## top_level
module top_level(f1,f2,p,in_1,in_2,out,clk,clk2);
input [7:0]in_1, in_2;
input clk;
input clk2;
input [15:0]p;   
input [15:0]f1,f2;  
output [15:0]out;
wire [15:0]a,b;
wire [15:0]r1,r2,r3,r4,r5;
convert inst_1(.float(a), .int8(in_1), .clk(clk));  
convert inst_2(.float(b), .int8(in_2), .clk(clk));
mult inst_3(.B(f1), .C(r1), .A(a), .clk(clk));   
mult inst_4(.B(f2), .C(r2), .A(b), .clk(clk));
main_adder inst_5 (.AA(r1), .BB(r2),.clk(clk), .R_add(r3)); 
mux inst_6(.in1(r4), .in2(p), .sel(clk2), .out(r5));  
main_adder inst_7 (.AA(r3), .BB(r5),.clk(clk), .R_add(r4));  
assign out=r4;
endmodule
For scale: ~2800 cells after synthesis, ~82 I/O pins, ~20000 um^2 of cells after synthesis.
Settings: LEC_CHECK=0, ABC_AREA=1, CAP_MARGIN=20, CELL_PAD_IN_SITES_DETAIL_PLACEMENT=2, CELL_PAD_IN_SITES_GLOBAL_PLACEMENT=1, CORE_ASPECT_RATIO=1.81, CORE_MARGIN=9, CORE_UTILIZATION=53, CTS_CLUSTER_DIAMETER=96, CTS_CLUSTER_SIZE=28, GPL_TIMING_DRIVEN=0, MAX_ROUTING_LAYER=met4, MIN_ROUTING_LAYER=met2, PLACE_DENSITY_LB_ADDON=0.1, SLEW_MARGIN=35; clock period 11.0 ns.
run.sh (not shown) runs the stock make flow with config.mk's settings and CLKGATE_MAP_FILE=.
The baseline aborted during detailed placement (3_5_place_dp) with DPL-0033.
Change:
Settings changed: ABC_AREA 1 to unset, CELL_PAD_IN_SITES_DETAIL_PLACEMENT 2 to unset, CELL_PAD_IN_SITES_GLOBAL_PLACEMENT 1 to unset, CORE_ASPECT_RATIO 1.81 to unset, CORE_MARGIN 9 to 2, CORE_UTILIZATION 53 to 16, CTS_CLUSTER_DIAMETER 96 to unset, CTS_CLUSTER_SIZE 28 to unset, GPL_TIMING_DRIVEN 0 to unset, MAX_ROUTING_LAYER met4 to unset, MIN_ROUTING_LAYER met2 to unset, PLACE_DENSITY_LB_ADDON 0.1 to unset, SLEW_MARGIN 35 to 20.
Clock period 11.0 ns to 13.3 ns, I/O delays scaled along.
Outcome: This time the run passed the timing, design-rule and antenna checks; die size increases to 2.9 times its value; area after synthesis increases by 4.8%; synthesized cell count decreases by 11%.
Change:
Settings changed: ABC_AREA set to 1, CORE_UTILIZATION 16 to 72, CTS_CLUSTER_DIAMETER set to 343, CTS_CLUSTER_SIZE set to 96, TNS_END_PERCENT set to 5.
Clock period 13.3 ns to 7.4 ns, I/O delays scaled along.
Now the flow produced a layout that fails on setup timing.
Area after synthesis came out lower by 4.6%.
Utilization climbs by 68 points.
First-iteration DRC count came out higher to 4.2 times its value.
Global-route usage is higher by 41 points.
Setup slack gets worse by 4.5 ns.
Change:
Settings changed: ABC_AREA 1 to unset, CORE_UTILIZATION 72 to 40, CTS_CLUSTER_DIAMETER 343 to unset, CTS_CLUSTER_SIZE 96 to unset, TNS_END_PERCENT 5 to unset.
Clock period 7.4 ns to 13.5 ns, I/O delays scaled along.
- With this change the flow finished with timing, DRC and antenna clean
- routed wire length shrinks by about 30%
- die area grows by about 90%
- worst hold slack improved by 0.046 ns
- count of clock-buffer cells in the layout grows by 4
- final area shrinks by about 1.8%
- synthesized cell count shrinks by about 11%
- setup slack improved by 4.5 ns
- core utilization shrinks by 42 points

exp/nickel:
The RTL this note starts from:
==> flow/design.v <==
module top_level(f1,f2,p,in_1,in_2,out,clk,clk2);
input [7:0]in_1, in_2;
input clk;
input clk2;
input [15:0]p;   
input [15:0]f1,f2;  
output [15:0]out;
wire [15:0]a,b;
wire [15:0]r1,r2,r3,r4,r5;
convert inst_1(.float(a), .int8(in_1), .clk(clk));  
convert inst_2(.float(b), .int8(in_2), .clk(clk));
mult inst_3(.B(f1), .C(r1), .A(a), .clk(clk));   
mult inst_4(.B(f2), .C(r2), .A(b), .clk(clk));
main_adder inst_5 (.AA(r1), .BB(r2),.clk(clk), .R_add(r3)); 
mux inst_6(.in1(r4), .in2(p), .sel(clk2), .out(r5));  
main_adder inst_7 (.AA(r3), .BB(r5),.clk(clk), .R_add(r4));  
assign out=r4;
endmodule
module convert( float, int8,clk);
input clk;
output [15:0] float;
input [7:0] int8;
reg [4:0] exp;
reg [9:0] mantissa;
integer i;
always @(negedge clk)
begin
if(int8 != 8'b0) 
begin
for(i = 0; i < 8; i = i + 1)
    if(int8[i]) 
      exp = i;
      if(exp < 10)
      mantissa = int8 << (10 - exp);
      else
      mantissa = int8;
      exp = exp + 15;
 end
else begin
 mantissa=0;
exp=0;
    end
end
assign float = {1'b0, exp, mantissa};
endmodule
module mult(B,C, A, clk);
input  [15:0]A;
input clk;
input [15:0]B;
output reg    [15:0]C;
wire          [5:0]e;   
wire           [21:0]m;  
wire            [10:0]A_m;     
wire            [10:0]B_m;     
reg           [4:0]C_e;  
wire            C_sign;  
reg           [9:0]C_m;  
assign C_sign=(A[15]^B[15]); 
assign e[5:0]=(A[14:10]+B[14:10]-4'b1111); 
assign A_m[10:0]={1'b1, A[9:0]};
assign B_m[10:0]={1'b1, B[9:0]};
assign m[21:0]=(A_m[10:0])*(B_m[10:0]);   
always@(posedge clk)
begin
if (A==0)   
  begin
  C<=16'b0;
  end
else begin
    if (m[21]==1'b1) 
    begin
    C_m=m[20:11];
    C_e=e[4:0]+m[21];
    C<={C_sign,C_e[4:0],C_m[9:0]};
    end 
    else begin
    C_m=m[19:10];
    C_e=e[4:0]+m[21];
    C<={C_sign,C_e[4:0],C_m[9:0]};
    end
end
end
endmodule
module main_adder (AA, BB,clk, R_add);
input [15:0] AA, BB; 
input clk;             
output  [15:0] R_add;                
wire [14:0]temp_Sum_M_C; 
wire [13:0]temp_Sub_M_C, temp_lza_count_reg;
wire [15:0]temp_L, temp_S;
compare_adder inst_1  (.C_L(temp_L), .C_S(temp_S), .A(AA), .B(BB),.clk(clk));  
shift_adder inst_2    ( temp_sign, temp_Sum_M_C, temp_Sub_M_C, temp_lza_count_reg, temp_L, temp_S,clk);
adder inst_3          (R_add, temp_L, temp_S, temp_sign, temp_Sum_M_C, temp_Sub_M_C, temp_lza_count_reg,clk );
endmodule
module compare_adder (C_L, C_S, A, B,clk);
input [15:0] A, B;
input clk;
output reg[15:0] C_L, C_S;
always@ (posedge clk)
if (A[14:0]>=B[14:0])
 begin
C_L<=A[15:0]; C_S<=B[15:0];
 end
 else begin
C_L<=B[15:0]; C_S<=A[15:0];
 end
endmodule
module shift_adder ( sign, Sum_M_C, Sub_M_C, lza_count_reg,L, S,clk);
input [15:0] L, S;  
input clk;             
output reg sign;                       
reg [13:0] M_C_L, M_C_S;        
reg [13:0]M_C_Lnew, M_C_Snew;   
output  reg[14:0] Sum_M_C;             
output  reg[13:0] Sub_M_C;            
reg [13:0] Sub_M_CS;                     
output reg [13:0] lza_count_reg;                
reg [4:0] count; 
always@ (*)
begin
M_C_L[13:0]={1'b1, L[9:0], 3'b000};                      
M_C_S[13:0]={1'b1, S[9:0], 3'b000};
sign=L[15];                                              
M_C_Snew[13:0]=M_C_S[13:0]>>(L[14:10]-S[14:10]);         
M_C_Lnew[13:0]=M_C_L[13:0];                              
Sum_M_C[14:0]=M_C_Lnew[13:0]+ M_C_Snew[13:0];            
Sub_M_C[13:0]=M_C_Lnew[13:0]- M_C_Snew[13:0];            
begin 
lza_count_reg=14;                                            
for( count=0; count<14; count=count+1 ) 
if( Sub_M_C[ count ] ) 
lza_count_reg=13-count; 
end 
end
endmodule
module adder(R_add, L, S, sign, Sum_M_C, Sub_M_C,lza_count_reg,clk );
input clk;
input [15:0] L, S;               
input sign;                       
input [14:0] Sum_M_C;             
input [13:0] Sub_M_C;            
reg [13:0] Sub_M_CS;                     
input [13:0] lza_count_reg;                
output reg [15:0] R_add;                
always @(posedge clk)
begin
if (L==0 &  S==0)
  begin
  R_add<=16'b0;
  end
  else begin
if (L[15]^S[15]==0)            
 begin
R_add[15]<=sign;                      
R_add[14:10]<=L[14:10]+Sum_M_C[14];   
 if (Sum_M_C[14]==1)
 begin
 R_add[9:0]<=Sum_M_C[13:4];
 end 
 else begin
 R_add[9:0]<=Sum_M_C[12:3];             
 end
 end 
 else begin                         
R_add[15]<=sign;
R_add[14:10]<=L[14:10]-lza_count_reg;
Sub_M_CS[13:0]=(Sub_M_C[13:0]<<lza_count_reg);
R_add[9:0]<=Sub_M_CS[12:3];          
end
end
end
endmodule
module mux(in1, in2, sel, out);  
input [15:0]in1,in2;
input sel;
output reg [15:0]out;
 always @ (*)  
 begin : MUX        
   if (sel == 1'b0) begin
      out = in1;
   end else begin
       out = in2 ;
   end
end
endmodule  
==> flow/config.mk <==
export PLATFORM = sky130hd
export DESIGN_NAME = top_level
export DESIGN_NICKNAME = top_level
export VERILOG_FILES = /design/flow/design.v
export SDC_FILE = /design/flow/constraint.sdc
export NUM_CORES = 4
export LEC_CHECK = 0
export ABC_AREA = 0
export CAP_MARGIN = 20
export CORE_ASPECT_RATIO = 0.5
export CORE_MARGIN = 9
export CORE_UTILIZATION = 58
export CTS_CLUSTER_DIAMETER = 55
export MAX_ROUTING_LAYER = met5
export MIN_ROUTING_LAYER = met1
export PLACE_DENSITY_LB_ADDON = 0.0
export SETUP_SLACK_MARGIN = 3.03
export SLEW_MARGIN = 20
==> flow/constraint.sdc <==
create_clock -name core_clock -period 20.0 [get_ports {clk}]
set_input_delay 4.0000 -clock core_clock [delete_from_list [all_inputs] [get_ports {clk}]]
set_output_delay 4.0000 -clock core_clock [all_outputs]
set_load 0.01 [all_outputs]
exp/nickel did not stop at any stage, and its layout met the timing, design-rule and antenna checks.
Relative to exp/nickel, the following input files were edited for exp/lagoon:
# exp/nickel
export LEC_CHECK = 0
export ABC_AREA = 0
export CAP_MARGIN = 20
export CORE_ASPECT_RATIO = 0.5
export CORE_MARGIN = 9
export CORE_UTILIZATION = 58
export CTS_CLUSTER_DIAMETER = 55
export MAX_ROUTING_LAYER = met5
export MIN_ROUTING_LAYER = met1
export PLACE_DENSITY_LB_ADDON = 0.0
export SETUP_SLACK_MARGIN = 3.03
export SLEW_MARGIN = 20
create_clock -name core_clock -period 20.0 [get_ports {clk}]
# exp/lagoon
export LEC_CHECK = 0
export ABC_AREA = 1
export CAP_MARGIN = 20
export CORE_ASPECT_RATIO = 0.5
export CORE_MARGIN = 9
export CORE_UTILIZATION = 58
export CTS_CLUSTER_DIAMETER = 55
export CTS_CLUSTER_SIZE = 11
export MAX_ROUTING_LAYER = met5
export MIN_ROUTING_LAYER = met1
export PLACE_DENSITY_LB_ADDON = 0.0
export SLEW_MARGIN = 20
create_clock -name core_clock -period 20.0 [get_ports {clk}]
Notes after the runs:
- Compared with exp/nickel, in exp/lagoon count of instantiated cells in the yosys netlist now larger, count of plain and timing-repair buffers in the layout down 32, synthesized cell count now larger.
- exp/nickel has a higher minimum setup slack in the final design than exp/lagoon.
- The tally of filler cells in the layout of exp/lagoon is higher than that of exp/nickel.
- exp/lagoon vs. exp/nickel: overflow left after global routing about even; final layout net count grew by 9.3%; fraction of area in registers moved up.
- exp/lagoon went all the way through the flow, and no timing, DRC or antenna check failed.
